==> exp/nickel: inputs <==
Design CLOCK_TOP, start of the top module:
module CLOCK_TOP( 
	   SEG0, SEG1, SEG2, SEG3, SEG4, SEG5, SEG6, SEG7, LED, BUZ_OUT,
	   CLK50M, KEY1, KEY2, KEY3, SW0, SW1, SW2, SW3, SW4, SW5, KNOCK,
	   SENSOR, ROT_A, ROT_B
	   );
==> flow/config.mk <==
export PLATFORM = sky130hd
export DESIGN_NAME = CLOCK_TOP
export DESIGN_NICKNAME = CLOCK_TOP
export VERILOG_FILES = /design/flow/design.v
export SDC_FILE = /design/flow/constraint.sdc
export NUM_CORES = 4
export LEC_CHECK = 0
export CAP_MARGIN = 20
export CORE_ASPECT_RATIO = 0.89
export CORE_MARGIN = 2
export CORE_UTILIZATION = 43
export CTS_CLUSTER_SIZE = 31
export GPL_ROUTABILITY_DRIVEN = 1
export MAX_ROUTING_LAYER = met4
export PLACE_DENSITY_LB_ADDON = 0.24
export SLEW_MARGIN = 20
==> flow/constraint.sdc <==
create_clock -name core_clock -period 9.31 [get_ports {CLK50M}]
set_input_delay 1.8620 -clock core_clock [delete_from_list [all_inputs] [get_ports {CLK50M}]]
set_output_delay 1.8620 -clock core_clock [all_outputs]
set_load 0.01 [all_outputs]
run.sh (not shown) runs the stock make flow with config.mk's settings and CLKGATE_MAP_FILE=.
==> exp/zinc: changes against exp/nickel <==
Settings changed: ABC_AREA from default to 1, CORE_ASPECT_RATIO 0.89 to default, CORE_UTILIZATION 43 to 72, CTS_CLUSTER_SIZE 31 to 100, GPL_ROUTABILITY_DRIVEN 1 to default, MAX_ROUTING_LAYER met4 to default, PLACE_DENSITY_LB_ADDON 0.24 to default.
==> flow/constraint.sdc (replaced) <==
create_clock -name core_clock -period 4.62 [get_ports {CLK50M}]
set_input_delay 0.9240 -clock core_clock [delete_from_list [all_inputs] [get_ports {CLK50M}]]
set_output_delay 0.9240 -clock core_clock [all_outputs]
set_load 0.01 [all_outputs]
==> exp/amber: changes against exp/nickel <==
Settings changed: ABC_AREA from default to 1, CORE_ASPECT_RATIO 0.89 to default, CORE_UTILIZATION 43 to 72, CTS_CLUSTER_SIZE 31 to default, GPL_ROUTABILITY_DRIVEN 1 to default, MAX_ROUTING_LAYER met4 to default, PLACE_DENSITY_LB_ADDON 0.24 to default.
==> flow/constraint.sdc (replaced) <==
create_clock -name core_clock -period 30.1 [get_ports {CLK50M}]
set_input_delay 6.0200 -clock core_clock [delete_from_list [all_inputs] [get_ports {CLK50M}]]
set_output_delay 6.0200 -clock core_clock [all_outputs]
set_load 0.01 [all_outputs]
==> comparison table <==
|  | exp/amber | exp/zinc | exp/nickel |
|---|---|---|---|
| Run status | complete, no violations | complete, no violations | complete, no violations |
| Comb pwr share | 0.012 | 0.013 | 0.012 |
| Count of mapped cells out of synthesis | 2924 | 2924 | 2186 |
| Worst hold slack | 0.2658 ns | 0.3382 ns | 0.1854 ns |
| Net count after synthesis | 3022 | 3022 | 2284 |
| RR Endpoint | UDIGITCLOCK.UDAY.BCD[6] | UKNOCK.ONE_SEC_CNT[6] | UDIGITCLOCK.UMIN.BCD[7] |
| Vias | 20390 | 20060 | 16120 |
| Internal power component | 0.0006852 W | 0.004433 W | 0.002262 W |
| Number of cells traversed by the worst register-to-register path | 13 | 11 | 10 |
| Routed len/inst | 15.74 um | 15.08 um | 15.88 um |
| Placed Instances | 3347 | 3356 | 2774 |
| Post-Synth Adder-Cell Area | 0.05100 | 0.05100 | 0.05522 |
| DP Wirelength | 36110 um | 35460 um | 30240 um |
| Area fraction of the dominant cell type after synthesis | 0.3448 | 0.3448 | 0.3733 |
| Signal buffers share of area | 0.04201 | 0.04580 | 0.04602 |
| Cell area after layout | 23050 sq um | 23170 sq um | 21700 sq um |
| Area of the placeable core | 28550 sq um | 28550 sq um | 43690 sq um |
| Wire length reported by the detailed router | 53640 um | 51560 um | 45060 um |
| Die Wd | 173.8 um | 173.8 um | 227.8 um |
| Area of the chip | 30200 sq um | 30200 sq um | 46290 sq um |
| Clock net power | 0.000434 W | 0.00281 W | 0.00146 W |
| Comb. cell area | 11210 sq um | 11210 sq um | 10570 sq um |
| Flip-flop and latch power | 0.000421 W | 0.00275 W | 0.00137 W |
| Req. time, crit path | 24.08 ns | 3.70 ns | 7.45 ns |
| Post-synthesis cell area | 20760 sq um | 20760 sq um | 19170 sq um |


==> inputs of job 9452 <==
CLOCK_TOP again, from the RTL that the note above started with.
Settings: LEC_CHECK=0, ABC_AREA=1, CAP_MARGIN=20, CELL_PAD_IN_SITES_DETAIL_PLACEMENT=2, CORE_MARGIN=5, CORE_UTILIZATION=29, HOLD_SLACK_MARGIN=0.02, MIN_ROUTING_LAYER=met2, PLACE_DENSITY=0.53, SETUP_SLACK_MARGIN=0.21, SLEW_MARGIN=20; clock period 5.9 ns.
==> job 4634: changes against job 9452 <==
==> flow/config.mk (replaced) <==
export PLATFORM = sky130hd
export DESIGN_NAME = CLOCK_TOP
export DESIGN_NICKNAME = CLOCK_TOP
export VERILOG_FILES = /design/flow/design.v
export SDC_FILE = /design/flow/constraint.sdc
export NUM_CORES = 4
export LEC_CHECK = 0
export ABC_AREA = 0
export CAP_MARGIN = 20
export CORE_MARGIN = 2
export CORE_UTILIZATION = 72
export CTS_CLUSTER_SIZE = 14
export PLACE_DENSITY_LB_ADDON = 0.16
export SETUP_SLACK_MARGIN = 1.31
export SLEW_MARGIN = 20
==> flow/constraint.sdc (replaced) <==
create_clock -name core_clock -period 4.62 [get_ports {CLK50M}]
set_input_delay 0.9240 -clock core_clock [delete_from_list [all_inputs] [get_ports {CLK50M}]]
set_output_delay 0.9240 -clock core_clock [all_outputs]
set_load 0.01 [all_outputs]
==> job 5698: changes against job 9452 <==
==> flow/config.mk (replaced) <==
export PLATFORM = sky130hd
export DESIGN_NAME = CLOCK_TOP
export DESIGN_NICKNAME = CLOCK_TOP
export VERILOG_FILES = /design/flow/design.v
export SDC_FILE = /design/flow/constraint.sdc
export NUM_CORES = 4
export LEC_CHECK = 0
export CAP_MARGIN = 20
export CORE_MARGIN = 2
export CORE_UTILIZATION = 40
export MIN_ROUTING_LAYER = met2
export PLACE_DENSITY = 0.53
export SLEW_MARGIN = 20
==> flow/constraint.sdc (replaced) <==
create_clock -name core_clock -period 20.0 [get_ports {CLK50M}]
set_input_delay 4.0000 -clock core_clock [delete_from_list [all_inputs] [get_ports {CLK50M}]]
set_output_delay 4.0000 -clock core_clock [all_outputs]
set_load 0.01 [all_outputs]
==> job 1049: changes against job 9452 <==
==> flow/config.mk (replaced) <==
export PLATFORM = sky130hd
export DESIGN_NAME = CLOCK_TOP
export DESIGN_NICKNAME = CLOCK_TOP
export VERILOG_FILES = /design/flow/design.v
export SDC_FILE = /design/flow/constraint.sdc
export NUM_CORES = 4
export LEC_CHECK = 0
export CAP_MARGIN = 20
export CORE_MARGIN = 2
export CORE_UTILIZATION = 72
export CTS_CLUSTER_DIAMETER = 28
export PLACE_DENSITY_LB_ADDON = 0.27
export SETUP_SLACK_MARGIN = 0.67
export SLEW_MARGIN = 20
==> flow/constraint.sdc (replaced) <==
create_clock -name core_clock -period 4.62 [get_ports {CLK50M}]
set_input_delay 0.9240 -clock core_clock [delete_from_list [all_inputs] [get_ports {CLK50M}]]
set_output_delay 0.9240 -clock core_clock [all_outputs]
set_load 0.01 [all_outputs]
==> qor summary <==
item	job 9452	job 4634	job 1049	job 5698
Outcome	finished clean	finished clean	finished clean	finished with violations
Violated checks	-	-	-	DRC
Met1 Wirelength	0 um	20900 um	22400 um	0 um
Highest routed metal layer	met5	met4	met4	met5
Global placement routability congestion	0.850	0.878	0.870	0.844
Final Worst Setup Slack	0.681 ns	1.18 ns	0.490 ns	11.54 ns
Placed cells	3915	2523	2528	2795
Number of filler cells placed in the layout	8323	1390	1060	4541
Worst-case hold slack	0.374 ns	0.332 ns	0.333 ns	0.296 ns
Worst slew margin relative to its limit	27.8%	24.7%	21.7%	28.3%
Internal power consumption	3.64 mW	4.36 mW	6.58 mW	1.09 mW
Worst IR drop on VDD	0.161 mV	0.360 mV	0.517 mV	0.0676 mV
Final HPWL DP	51100 um	30500 um	31000 um	31500 um
Total length of routed met3 wires	29500 um	4820 um	7460 um	20000 um
Part of the cycle the worst path needs	88.5%	74.5%	89.4%	42.3%
Pre-CTS setup slack	1.46 ns	0.893 ns	0.903 ns	12.18 ns
Clock group total power	2.60 mW	2.82 mW	5.74 mW	0.751 mW
DIE HEIGHT	278 um	167 um	167 um	223 um
Part of the total power dissipated in sequential elements	44.7%	48.8%	32.2%	45.3%
Vias in the first global route	34.1k	17.5k	18.7k	23.7k
First-pass GRT wire length	127000 um	85300 um	97600 um	79900 um
Worst reg-to-reg path cell count	12	6	9	9
Global routing met2 resource utilization	39.3%	61.4%	71.6%	34.8%
Total antenna diodes in the routed design	3	0	0	0
Stage delay of the slowest cell on the critical path	1.13 ns	0.51 ns	0.55 ns	0.75 ns


==> maple: inputs <==
CLOCK_TOP again, from the RTL that the note above started with.
Settings: LEC_CHECK=0, ABC_AREA=1, CAP_MARGIN=5, CORE_ASPECT_RATIO=1.51, CORE_MARGIN=2, CORE_UTILIZATION=72, CTS_CLUSTER_SIZE=52, HOLD_SLACK_MARGIN=-0.1, MAX_ROUTING_LAYER=met4, MIN_ROUTING_LAYER=met1, PLACE_DENSITY=0.36, SETUP_SLACK_MARGIN=3.09, SLEW_MARGIN=15, TNS_END_PERCENT=5; clock period 10.4 ns.
==> sierra (differences from maple) <==
- ABC_AREA: 1 -> default
- CAP_MARGIN: 5 -> 20
- CORE_ASPECT_RATIO: 1.51 -> default
- CORE_UTILIZATION: 72 -> 30
- CTS_CLUSTER_SIZE: 52 -> default
- HOLD_SLACK_MARGIN: -0.1 -> default
- MAX_ROUTING_LAYER: met4 -> default
- MIN_ROUTING_LAYER: met1 -> default
- PLACE_DENSITY: 0.36 -> default
- SETUP_SLACK_MARGIN: 3.09 -> default
- SLEW_MARGIN: 15 -> 20
- TNS_END_PERCENT: 5 -> default
==> flow/constraint.sdc (replaced) <==
create_clock -name core_clock -period 8.31 [get_ports {CLK50M}]
set_input_delay 1.6620 -clock core_clock [delete_from_list [all_inputs] [get_ports {CLK50M}]]
set_output_delay 1.6620 -clock core_clock [all_outputs]
set_load 0.01 [all_outputs]
==> willow (differences from maple) <==
- ABC_AREA: 1 -> default
- CAP_MARGIN: 5 -> 20
- CORE_ASPECT_RATIO: 1.51 -> default
- CORE_UTILIZATION: 72 -> 61
- CTS_CLUSTER_SIZE: 52 -> default
- HOLD_SLACK_MARGIN: -0.1 -> default
- MAX_ROUTING_LAYER: met4 -> default
- MIN_ROUTING_LAYER: met1 -> default
- PLACE_DENSITY: 0.36 -> default
- SETUP_SLACK_MARGIN: 3.09 -> default
- SLEW_MARGIN: 15 -> 20
- TNS_END_PERCENT: 5 -> default
==> flow/constraint.sdc (replaced) <==
create_clock -name core_clock -period 8.5 [get_ports {CLK50M}]
set_input_delay 1.7000 -clock core_clock [delete_from_list [all_inputs] [get_ports {CLK50M}]]
set_output_delay 1.7000 -clock core_clock [all_outputs]
set_load 0.01 [all_outputs]
==> pepper (differences from maple) <==
- ABC_AREA: 1 -> default
- CAP_MARGIN: 5 -> 20
- CORE_ASPECT_RATIO: 1.51 -> default
- CORE_UTILIZATION: 72 -> 9
- CTS_CLUSTER_SIZE: 52 -> default
- HOLD_SLACK_MARGIN: -0.1 -> default
- MAX_ROUTING_LAYER: met4 -> default
- MIN_ROUTING_LAYER: met1 -> default
- PLACE_DENSITY: 0.36 -> default
- SETUP_SLACK_MARGIN: 3.09 -> default
- SLEW_MARGIN: 15 -> 20
- TNS_END_PERCENT: 5 -> default
==> flow/constraint.sdc (replaced) <==
create_clock -name core_clock -period 30.1 [get_ports {CLK50M}]
set_input_delay 6.0200 -clock core_clock [delete_from_list [all_inputs] [get_ports {CLK50M}]]
set_output_delay 6.0200 -clock core_clock [all_outputs]
set_load 0.01 [all_outputs]
==> summary of the runs <==
Global-route usage: pepper < sierra < willow < maple.
Synthesized cell count: maple is higher than pepper (34%).
Against maple, the non-clock buffer count of willow is higher by 4.
Sequential share of layout area: pepper < maple < sierra < willow.
Setup slack, lowest first: sierra, willow, maple, pepper.
Against maple, the clock skew of pepper is higher by 6.7 ps.
Count of clock-buffer cells in the layout, lowest first: maple, pepper, sierra, willow.
Against maple, the critical path depth of pepper is lower by 2.
==> figures <==
	sierra	maple	pepper	willow
Layout Cell Area excl Fill	22000 µm²	23000 µm²	24500 µm²	21600 µm²
Maximum VDD drop	0.131 mV	0.163 mV	0.0320 mV	0.154 mV
Clock insertion delay at the later pin of the skew report	560 ps	610 ps	570 ps	530 ps
Adder-cell share of the synthesized area	0.0552	0.0510	0.0552	0.0552
Leakage component of the power	9.33 nW	11.6 nW	9.34 nW	9.39 nW
TAP cells	846	351	2821	396
Post-route worst setup slack	2580 ps	4350 ps	19930 ps	3020 ps
Number of cells in the yosys synthesis report	2186	2924	2186	2186
Worst-path fanout max	67	63	43	51
Status	no timing/DRC/antenna violations	no timing/DRC/antenna violations	no timing/DRC/antenna violations	no timing/DRC/antenna violations
Gp weighted congestion	0.848	0.974	0.820	0.889
DR top layer	met5	met4	met5	met4
Crit path to	SEG1[0]	SEG6[4]	SEG4[1]	SEG3[3]
Comb area share	0.480	0.487	0.432	0.490
Relative slew slack	0.328	0.274	0.307	0.340
Met2 wire len	22700 µm	28800 µm	29300 µm	20900 µm
Per-instance average area after synthesis	8.77 µm²	7.10 µm²	8.77 µm²	8.77 µm²
Clock power frac	0.511	0.498	0.512	0.526


==> inputs of run A <==
CLOCK_TOP again, from the RTL that the note above started with.
==> flow/design.v (excerpt) <==
module CLOCK_TOP( 
	   SEG0, SEG1, SEG2, SEG3, SEG4, SEG5, SEG6, SEG7, LED, BUZ_OUT,
	   CLK50M, KEY1, KEY2, KEY3, SW0, SW1, SW2, SW3, SW4, SW5, KNOCK,
	   SENSOR, ROT_A, ROT_B
	   );
clock: 4.62 ns
lec_check: 0
abc_area: 1
cap_margin: 40
core_margin: 2
core_utilization: 72
cts_cluster_diameter: 43
cts_cluster_size: 14
gpl_routability_driven: 0
place_density_lb_addon: 0.02
setup_slack_margin: 1.15
slew_margin: 5
==> inputs of run R, as changes to run A <==
==> flow/config.mk (replaced) <==
export PLATFORM = sky130hd
export DESIGN_NAME = CLOCK_TOP
export DESIGN_NICKNAME = CLOCK_TOP
export VERILOG_FILES = /design/flow/design.v
export SDC_FILE = /design/flow/constraint.sdc
export NUM_CORES = 4
export LEC_CHECK = 0
export CAP_MARGIN = 20
export CORE_ASPECT_RATIO = 0.89
export CORE_MARGIN = 2
export CORE_UTILIZATION = 72
export CTS_CLUSTER_DIAMETER = 28
export CTS_CLUSTER_SIZE = 15
export HOLD_SLACK_MARGIN = -0.09
export PLACE_DENSITY_LB_ADDON = 0.27
export SETUP_SLACK_MARGIN = 1.31
export SLEW_MARGIN = 20
==> inputs of run B, as changes to run A <==
==> flow/config.mk (replaced) <==
export PLATFORM = sky130hd
export DESIGN_NAME = CLOCK_TOP
export DESIGN_NICKNAME = CLOCK_TOP
export VERILOG_FILES = /design/flow/design.v
export SDC_FILE = /design/flow/constraint.sdc
export NUM_CORES = 4
export LEC_CHECK = 0
export ABC_AREA = 0
export CAP_MARGIN = 30
export CORE_MARGIN = 3
export CORE_UTILIZATION = 71
export CTS_CLUSTER_SIZE = 14
export MAX_ROUTING_LAYER = met4
export MIN_ROUTING_LAYER = met1
export PLACE_DENSITY_LB_ADDON = 0.06
export SETUP_SLACK_MARGIN = 1.31
export SLEW_MARGIN = 20
export TNS_END_PERCENT = 65
==> inputs of run Y, as changes to run A <==
==> flow/config.mk (replaced) <==
export PLATFORM = sky130hd
export DESIGN_NAME = CLOCK_TOP
export DESIGN_NICKNAME = CLOCK_TOP
export VERILOG_FILES = /design/flow/design.v
export SDC_FILE = /design/flow/constraint.sdc
export NUM_CORES = 4
export LEC_CHECK = 0
export CAP_MARGIN = 20
export CORE_MARGIN = 2
export CORE_UTILIZATION = 61
export SLEW_MARGIN = 20
==> flow/constraint.sdc (replaced) <==
create_clock -name core_clock -period 8.72 [get_ports {CLK50M}]
set_input_delay 1.7440 -clock core_clock [delete_from_list [all_inputs] [get_ports {CLK50M}]]
set_output_delay 1.7440 -clock core_clock [all_outputs]
set_load 0.01 [all_outputs]
==> summary of the runs <==
Power: run Y < run A < run B. Critical path depth: run Y < run B < run A. Flip-flop count is the same in run B and run A. Clock power, lowest first: run Y, run A, run B. The lowest cell area belongs to run Y, the highest to run A. The highest wire length belongs to run A, the lowest to run Y. Run R died in global routing (5_1_grt). Run B finished clean. Run Y completed with no timing, DRC or antenna violations. Run A completed with no timing, DRC or antenna violations.
==> figures <==
metric                                                                    run A                     run R            run B           run Y
Run status                                                       finished clean    stopped before the end   finished clean  finished clean
Stage where the flow stopped                                                  -  global routing (5_1_grt)                -               -
Max stage delay cell, worst path                                        dfrtp_4                         -  clkdlybuf4s50_1         mux2i_1
Type of element capturing the critical path                          output pin                         -       output pin      output pin
Final setup violation count                                                   0                         -                0               0
Metal1 wirelength                                                       23.1 mm                         -          20.7 mm         20.1 mm
Via density per instance                                                   6.27                         -             6.80            6.09
Share of power burned in registers                                        48.0%                         -            46.9%           48.3%
Syn Std Cell Area                                                    20,800 µm²                19,200 µm²       19,200 µm²      19,200 µm²
Crit-path max FO                                                             13                         -               10              51
Number of cell instances on the worst register-to-register path              11                         -                9               9
End of the critical path                                                SEG0[0]                         -          SEG4[1]         SEG3[3]
Die width                                                                174 µm                    177 µm           170 µm          181 µm
Multi-input gate area                                                12,000 µm²                         -       11,000 µm²      10,600 µm²
Post-route ant nets                                                           0                         -                0               0
Power is estimated from default activity; no workload was simulated.
